==> flow/design.v (excerpt) <==
module ALU(
    clk,
    rst_n,
    valid,
    ready,
    mode,
    in_A,
    in_B,
    out
);
Size: ~1300 cells after synthesis, roughly 110 flip-flops, about 130 I/O pins, about 10000 um2 of cells after synthesis.
clock: 2.9 ns
lec_check: 0
cap_margin: 20
core_margin: 2
core_utilization: 67
hold_slack_margin: -0.09
setup_slack_margin: -0.22
slew_margin: 20
run.sh (not shown) runs the stock make flow with config.mk's settings and CLKGATE_MAP_FILE=.
The starting point stopped in global routing (GRT-0232).
Rerun with:
Settings changed: HOLD_SLACK_MARGIN -0.09 to default, SETUP_SLACK_MARGIN -0.22 to default.
Clock period 2.9 ns to 3.37 ns, I/O delays scaled along.
After rerunning: With this change the flow finished with negative setup slack left; synthesized area does not change; synthesized cell count does not change; die area does not change.

## pepper
ALU again, from the RTL that the note above started with.
clock: 2.32 ns
lec_check: 0
abc_area: 1
cap_margin: 20
core_margin: 2
core_utilization: 69
cts_cluster_diameter: 375
cts_cluster_size: 99
place_density: 0.4
slew_margin: 20
tns_end_percent: 10
For pepper, the flow was terminated by a tool error in 4_1_cts and produced no final design.
Inputs modified between pepper and sierra:
Settings: a deleted ABC_AREA that had been 1; a deleted CTS_CLUSTER_SIZE that had been 99; a deleted TNS_END_PERCENT that had been 10; a deleted PLACE_DENSITY that had been 0.4; a deleted CTS_CLUSTER_DIAMETER that had been 375; a change of CORE_UTILIZATION from 69 to 72; an added CORE_ASPECT_RATIO of 0.5; a change of the clock period (ns, I/O delays scaled along) from 2.32 to 8.0.
Findings:
sierra | stages: all done | timing, DRC, antenna: all pass
Summary of sierra over pepper: synthesized instance count decreased about 30%, effective utilization at floorplan has increased.
Sort sierra and pepper by placement row count desc -> top: pepper
| chip area from the yosys synthesis statistics | sierra vs pepper | 1400 um2 lower |
Re placed instance area: sierra is 24% down on pepper.
sierra reports a higher area fraction in mux cells than pepper does.
Modified inputs, juniper compared to sierra
Settings: changing CAP_MARGIN from 20 to 0; setting CELL_PAD_IN_SITES_GLOBAL_PLACEMENT to 1 for the first time; setting PLACE_DENSITY to 0.81 for the first time; changing CORE_UTILIZATION from 72 to 20; setting CELL_PAD_IN_SITES_DETAIL_PLACEMENT to 1 for the first time; removing CORE_ASPECT_RATIO (formerly 0.5); setting CTS_CLUSTER_DIAMETER to 303 for the first time.
[summary]
- Initial standard-cell utilization of the core, sierra and juniper: lower on juniper
- | routed wire length | juniper vs sierra | worse |
- Diff sierra -> juniper: critical path depth decreased by 3 relative to the old numbers; cell count increased by 32% relative to the old numbers; total die size increased by 250% relative to the old numbers.
- The worst setup slack of juniper exceeds that of sierra by 200 ps.
- For juniper, the cell with the largest stage delay on the worst path was sky130_fd_sc_hd__o21ai_0, unlike sierra, where it was sky130_fd_sc_hd__a211oi_1.
- Worst hold slack for juniper: 41 ps down relative to sierra
Edits applied to the flow inputs when going from juniper to fjord:
Settings: CELL_PAD_IN_SITES_GLOBAL_PLACEMENT removed (was 1); PLACE_DENSITY removed (was 0.81); CAP_MARGIN changed from 0 to 20; CTS_CLUSTER_DIAMETER removed (was 303); CELL_PAD_IN_SITES_DETAIL_PLACEMENT removed (was 1); CORE_UTILIZATION changed from 20 to 40; the clock period (ns, I/O delays scaled along) changed from 8.0 to 4.05.
Findings:
For worst setup skew after layout, juniper and fjord come out practically identical.
fjord: power higher than juniper
Looking at worst setup slack across juniper and fjord, the one that comes out higher is juniper.
Inverter tally of the final layout excluding the clock network came out exactly the same in juniper and fjord.
### fjord -> amber
Settings: CTS_CLUSTER_DIAMETER newly set to 278; CTS_CLUSTER_SIZE newly set to 98; PLACE_DENSITY newly set to 0.35; the clock period (ns, I/O delays scaled along) changed from 4.05 to 8.0.
--- outcome ---
- amber: done, clean on timing, DRC and antenna
- NOTE: peak clock frequency supported by timing in amber falls short of that of fjord
- Vias: amber fewer than fjord
- amber against fjord: part of the cycle the worst path needs fell 38 points; design area now smaller.
## Diff of input files: garnet against amber
Settings: a change of CTS_CLUSTER_SIZE from 98 to 81; a change of CORE_MARGIN from 2 to 3; a change of CAP_MARGIN from 20 to 40; a deleted PLACE_DENSITY that had been 0.35; a deleted CTS_CLUSTER_DIAMETER that had been 278; an added CELL_PAD_IN_SITES_GLOBAL_PLACEMENT of 1; an added MAX_ROUTING_LAYER of met4; a change of CORE_UTILIZATION from 40 to 49; an added MIN_ROUTING_LAYER of met2; an added TNS_END_PERCENT of 40; a change of SLEW_MARGIN from 20 to 10; an added ABC_AREA of 1; an added CELL_PAD_IN_SITES_DETAIL_PLACEMENT of 1.
[summary]
No final results exist for garnet, since it was stopped by error GRT-0116 during 5_1_grt. Placer's final routability congestion estimate: garnet vs amber up about 30%. Summary: detailed placer's ending HPWL, garnet worse than amber. The higher chip area from the yosys synthesis statistics of garnet and amber is in garnet.

The RTL this note starts from:
==> flow/design.v <==
module ALU(
    clk,
    rst_n,
    valid,
    ready,
    mode,
    in_A,
    in_B,
    out
);
    input         clk, rst_n;
    input         valid;
    input  [1:0]  mode;  
    output        ready;
    input  [31:0] in_A, in_B;
    output [63:0] out;
    parameter IDLE = 3'd0;
    parameter MUL  = 3'd1;
    parameter DIV  = 3'd2;
    parameter AND = 3'd3;
    parameter OR = 3'd4;
    parameter OUT  = 3'd5;
    reg  [ 2:0] state, state_nxt;
    reg  [ 4:0] counter, counter_nxt;
    reg  [63:0] shreg, shreg_nxt;
    reg  [31:0] alu_in, alu_in_nxt;
    reg  [32:0] alu_out;
    reg         ready;
    assign out = shreg;
    always @(*) begin
        if(state==OUT) ready = 1;
        else ready = 0;
    end
    always @(*) begin
        case(state)
            IDLE: begin
                if(!valid)                state_nxt = IDLE;
                else if(valid && mode==0) state_nxt = MUL;
                else if(valid && mode==1) state_nxt = DIV;
                else if(valid && mode==2) state_nxt = AND;
                else                      state_nxt = OR;
            end
            MUL : state_nxt = (counter==31) ? OUT : MUL;
            DIV : state_nxt = (counter==31) ? OUT : DIV;
            AND : state_nxt = OUT;
            OR  : state_nxt = OUT;
            OUT : state_nxt = IDLE;
            default : state_nxt = IDLE;
        endcase
    end
    always @(*) begin
        if(state==MUL && counter<31) begin
            counter_nxt = counter + 1;
        end
        else if(state==DIV && counter<31) begin
            counter_nxt = counter + 1;
        end
        else begin
            counter_nxt = 0;
        end
    end
    always @(*) begin
        case(state)
            IDLE: begin
                if (valid) begin
                    alu_in_nxt = in_B;
                end
                else begin
                    alu_in_nxt = 0;
                end
            end
            OUT : begin
                alu_in_nxt = 0;
            end
            default: begin
                alu_in_nxt = alu_in;
            end
        endcase
    end
    always @(*) begin
        case(state)
            IDLE: alu_out = 0;
            MUL : begin
                if(shreg[0]==1)
                    alu_out = alu_in + shreg[63:32];
                else
                    alu_out = shreg[63:32];
            end
            DIV : begin
                if(shreg[62:31]>=alu_in) begin
                    alu_out = shreg[62:31] - alu_in;
                end
                else begin 
                    alu_out = shreg[62:31];
                end
            end
            AND : alu_out = shreg[31:0] & alu_in;
            OR  : alu_out = shreg[31:0] | alu_in;
            OUT : alu_out = 0;
            default : alu_out = 0;
        endcase
    end
    always @(*) begin
        case(state)
            IDLE: begin
                if (valid) begin
                    shreg_nxt[31:0] = in_A;
                    shreg_nxt[63:32] = 32'b0;
                end
                else begin
                    shreg_nxt[31:0] = 0;
                    shreg_nxt[63:32] = 32'b0;
                end
            end
            MUL : begin
                shreg_nxt = {alu_out, shreg[31:1]};
            end
            DIV : begin
                shreg_nxt = {alu_out[31:0], shreg[30:0], (shreg[62:31]>=alu_in)};
            end
            AND : shreg_nxt = {31'b0, alu_out};
            OR  : shreg_nxt = {31'b0, alu_out};
            OUT :  
            shreg_nxt = shreg;
            default :  
            shreg_nxt = shreg;
        endcase
    end
    always @(posedge clk or negedge rst_n) begin
        if (!rst_n) begin
            state <= IDLE;
            counter <= 0;
            shreg <= 0;
            alu_in <= 0;
        end
        else begin
            state <= state_nxt;
            counter <= counter_nxt;
            shreg <= shreg_nxt;
            alu_in <= alu_in_nxt;
        end
    end
endmodule
clock: 3.64 ns
lec_check: 0
cap_margin: 0
cell_pad_in_sites_detail_placement: 0
cell_pad_in_sites_global_placement: 0
core_margin: 2
core_utilization: 70
cts_cluster_diameter: 42
cts_cluster_size: 35
setup_slack_margin: 0.93
slew_margin: 20
The starting point did not get past 4_1_cts.
Next try:
CAP_MARGIN = 20   (was 0)
CELL_PAD_IN_SITES_DETAIL_PLACEMENT = default   (was 0)
CELL_PAD_IN_SITES_GLOBAL_PLACEMENT = default   (was 0)
CORE_UTILIZATION = 40   (was 70)
CTS_CLUSTER_DIAMETER = default   (was 42)
CTS_CLUSTER_SIZE = default   (was 35)
SETUP_SLACK_MARGIN = default   (was 0.93)
clock period = 8.0 ns   (was 3.64 ns; I/O delays follow)
With this change the flow completed with no timing, DRC or antenna violations.
Die area increases by 72%.
Synthesized area stays the same.
Synthesized cell count is unchanged.
Next try:
CORE_UTILIZATION = 22   (was 40)
clock period = 11.9 ns   (was 8.0 ns; I/O delays follow)
Design area rises by 3.4%.
Setup slack gains 3.3 ns.
Hold slack gains 0.0047 ns.
Global-route usage falls by 12 points.
Next try:
CORE_UTILIZATION = 65   (was 22)
CTS_CLUSTER_DIAMETER = 32   (was default)
SETUP_SLACK_MARGIN = 0.59   (was default)
TNS_END_PERCENT = 5   (was default)
clock period = 3.48 ns   (was 11.9 ns; I/O delays follow)
Result: With this change the flow finished but fails on negative setup slack. Via count rises by a quarter to a third. Synthesized area does not change. Critical path depth goes up by 5. Worst setup slack is worse by 7.5 ns.
Next try:
CORE_UTILIZATION = 69   (was 65)
CTS_CLUSTER_SIZE = 23   (was default)
SETUP_SLACK_MARGIN = 0.6   (was 0.59)
TNS_END_PERCENT = default   (was 5)
Effect: This time the run aborted during 4_1_cts on DPL-0033; synthesized cell count does not change; die size went down by 5.6%; synthesized area is unchanged.

// ALU: RTL as listed in full above, without the edits since
export LEC_CHECK = 0
export ABC_AREA = 1
export CAP_MARGIN = 20
export CORE_ASPECT_RATIO = 0.5
export CORE_MARGIN = 2
export CORE_UTILIZATION = 69
export CTS_CLUSTER_DIAMETER = 206
export CTS_CLUSTER_SIZE = 98
export SLEW_MARGIN = 20
export TNS_END_PERCENT = 15
create_clock -name core_clock -period 2.74 [get_ports {clk}]
The starting point ran to the end with violations: negative setup slack.
Then changed:
CORE_UTILIZATION = 72   (was 69)
CTS_CLUSTER_DIAMETER = 394   (was 206)
CTS_CLUSTER_SIZE = 100   (was 98)
TNS_END_PERCENT = unset   (was 15)
clock period = 3.48 ns   (was 2.74 ns; I/O delays follow)
Effect: Now the flow completed with no timing, DRC or antenna violations; cell count drops by 4.9%; first-iteration DRC count drops by 21%; maximum frequency shrinks by 14%; clock skew came out lower by 3.0 ps; sequential cell count stays the same.
Then changed:
HOLD_SLACK_MARGIN = 0.29   (was unset)
SETUP_SLACK_MARGIN = -0.24   (was unset)
Outcome: This time the run finished but fails on negative setup slack; die size stays the same; clock power stays flat; first-iteration DRC count fell by 2.7%; global-route usage stays the same; synthesized cell count does not change.
Then changed:
ABC_AREA = unset   (was 1)
CORE_UTILIZATION = 69   (was 72)
CTS_CLUSTER_DIAMETER = unset   (was 394)
CTS_CLUSTER_SIZE = unset   (was 100)
HOLD_SLACK_MARGIN = unset   (was 0.29)
SETUP_SLACK_MARGIN = unset   (was -0.24)
TNS_END_PERCENT = 5   (was unset)
clock period = 8.0 ns   (was 3.48 ns; I/O delays follow)
This time the run ran to the end with no violations.
Synthesized cell count decreases by 31%.
Wire length fell by 24%.
Power decreases by 59%.

== lane 1 ==
Starts from the design.v that is shown in full above.
clock: 4.14 ns
lec_check: 0
abc_area: 1
cap_margin: 20
core_margin: 2
core_utilization: 72
cts_cluster_diameter: 371
cts_cluster_size: 15
hold_slack_margin: 0.3
setup_slack_margin: -0.3
slew_margin: 20
The inputs of lane 2 differ from those of lane 1 as listed below.
==> flow/config.mk <==
export PLATFORM = sky130hd
export DESIGN_NAME = ALU
export DESIGN_NICKNAME = ALU
export VERILOG_FILES = /design/flow/design.v
export SDC_FILE = /design/flow/constraint.sdc
export NUM_CORES = 4
export LEC_CHECK = 0
export CAP_MARGIN = 20
export CORE_MARGIN = 2
export CORE_UTILIZATION = 67
export CTS_CLUSTER_DIAMETER = 32
export HOLD_SLACK_MARGIN = 0.3
export SETUP_SLACK_MARGIN = -0.22
export SLEW_MARGIN = 20
==> flow/constraint.sdc <==
create_clock -name core_clock -period 2.92 [get_ports {clk}]
set_input_delay 0.5840 -clock core_clock [delete_from_list [all_inputs] [get_ports {clk}]]
set_output_delay 0.5840 -clock core_clock [all_outputs]
set_load 0.01 [all_outputs]
--- outcome ---
The remaining runs in lane 1 and lane 2 completed every stage, whereas lane 2 halted early. Stage in which a tool error killed lane 2: 5_1_grt. Looking at portion of netlist area occupied by mux cells, lane 2 sits 1.7 points above lane 1. Taking lane 1 as the reference, in lane 2 adder-cell area share of the yosys netlist increased 1.2 points, area after synthesis decreased about 12%, complex-gate fraction of the synthesized area increased 18 points, final HPWL from detailed placement decreased about 9%.
The inputs of lane 3 differ from those of lane 2 as listed below.
-- flow/config.mk --
<<< lane 2, line 9
export CORE_MARGIN = 2
export CORE_UTILIZATION = 67
export CTS_CLUSTER_DIAMETER = 32
export HOLD_SLACK_MARGIN = 0.3
export SETUP_SLACK_MARGIN = -0.22
export SLEW_MARGIN = 20
>>> lane 3, line 9
export CORE_MARGIN = 2
export CORE_UTILIZATION = 70
export CTS_CLUSTER_DIAMETER = 32
export CTS_CLUSTER_SIZE = 37
export SETUP_SLACK_MARGIN = 0.6
export SLEW_MARGIN = 20
==> flow/constraint.sdc <==
create_clock -name core_clock -period 3.48 [get_ports {clk}]
set_input_delay 0.6960 -clock core_clock [delete_from_list [all_inputs] [get_ports {clk}]]
set_output_delay 0.6960 -clock core_clock [all_outputs]
set_load 0.01 [all_outputs]
Notes after the runs:
Lane 3 did not run to completion, as it errored out during 4_1_cts.
In lane 3 the post-detailed-placement half-perimeter wirelength turned out about 7.5% lower than in lane 2.
Against lane 2, lane 3 comes in 1 lower on standard-cell row count.
[lane 3] overall die area fell 660 sq um relative to lane 2
Reported for lane 2 and lane 3, total cell area reported by yosys after synthesis turned out identical to the last digit.
Register bit count reported by yosys came out exactly the same in lane 2 and lane 3.
> inputs changed (lane 3 -> lane 4)
-- flow/config.mk --
<<< lane 3, line 12
export CTS_CLUSTER_SIZE = 37
export SETUP_SLACK_MARGIN = 0.6
export SLEW_MARGIN = 20
>>> lane 4, line 12
export CTS_CLUSTER_SIZE = 37
export SLEW_MARGIN = 20
==> flow/constraint.sdc <==
create_clock -name core_clock -period 2.87 [get_ports {clk}]
set_input_delay 0.5740 -clock core_clock [delete_from_list [all_inputs] [get_ports {clk}]]
set_output_delay 0.5740 -clock core_clock [all_outputs]
set_load 0.01 [all_outputs]
--- outcome ---
Total cells reported by yosys after synthesis: lane 3 vs lane 4 identical
Post-detailed-placement cell area (lower): lane 3
The final weighted congestion in routability-driven placement reported for lane 4 is greater than that of lane 3 by about 0.8%.
FAIL lane 4 @ 4_1_cts: tool exited with error
On worst-case setup slack after placement, lane 3 beats lane 4.
> inputs changed (lane 4 -> lane 5)
-- flow/config.mk --
<<< lane 4, line 9
export CORE_MARGIN = 2
export CORE_UTILIZATION = 70
export CTS_CLUSTER_DIAMETER = 32
export CTS_CLUSTER_SIZE = 37
export SLEW_MARGIN = 20
>>> lane 5, line 9
export CORE_MARGIN = 2
export CORE_UTILIZATION = 57
export CTS_CLUSTER_SIZE = 98
export SLEW_MARGIN = 20
==> flow/constraint.sdc <==
create_clock -name core_clock -period 6.13 [get_ports {clk}]
set_input_delay 1.2260 -clock core_clock [delete_from_list [all_inputs] [get_ports {clk}]]
set_output_delay 1.2260 -clock core_clock [all_outputs]
set_load 0.01 [all_outputs]
==> results <==
Lane 5 finished every stage and its layout cleared the timing, design-rule and antenna checks. On synthesized area, lane 4 and lane 5 are neck and neck. Lane 5: post-place instance area 12% below lane 4. Lane 5 -> lane 4: synthesized netlist cell count delta 0, exact match. The run showing the greater total die size is lane 5. Relative to lane 4, initial core utilization has gone down in lane 5.
Power and IR drop assume default switching activity.
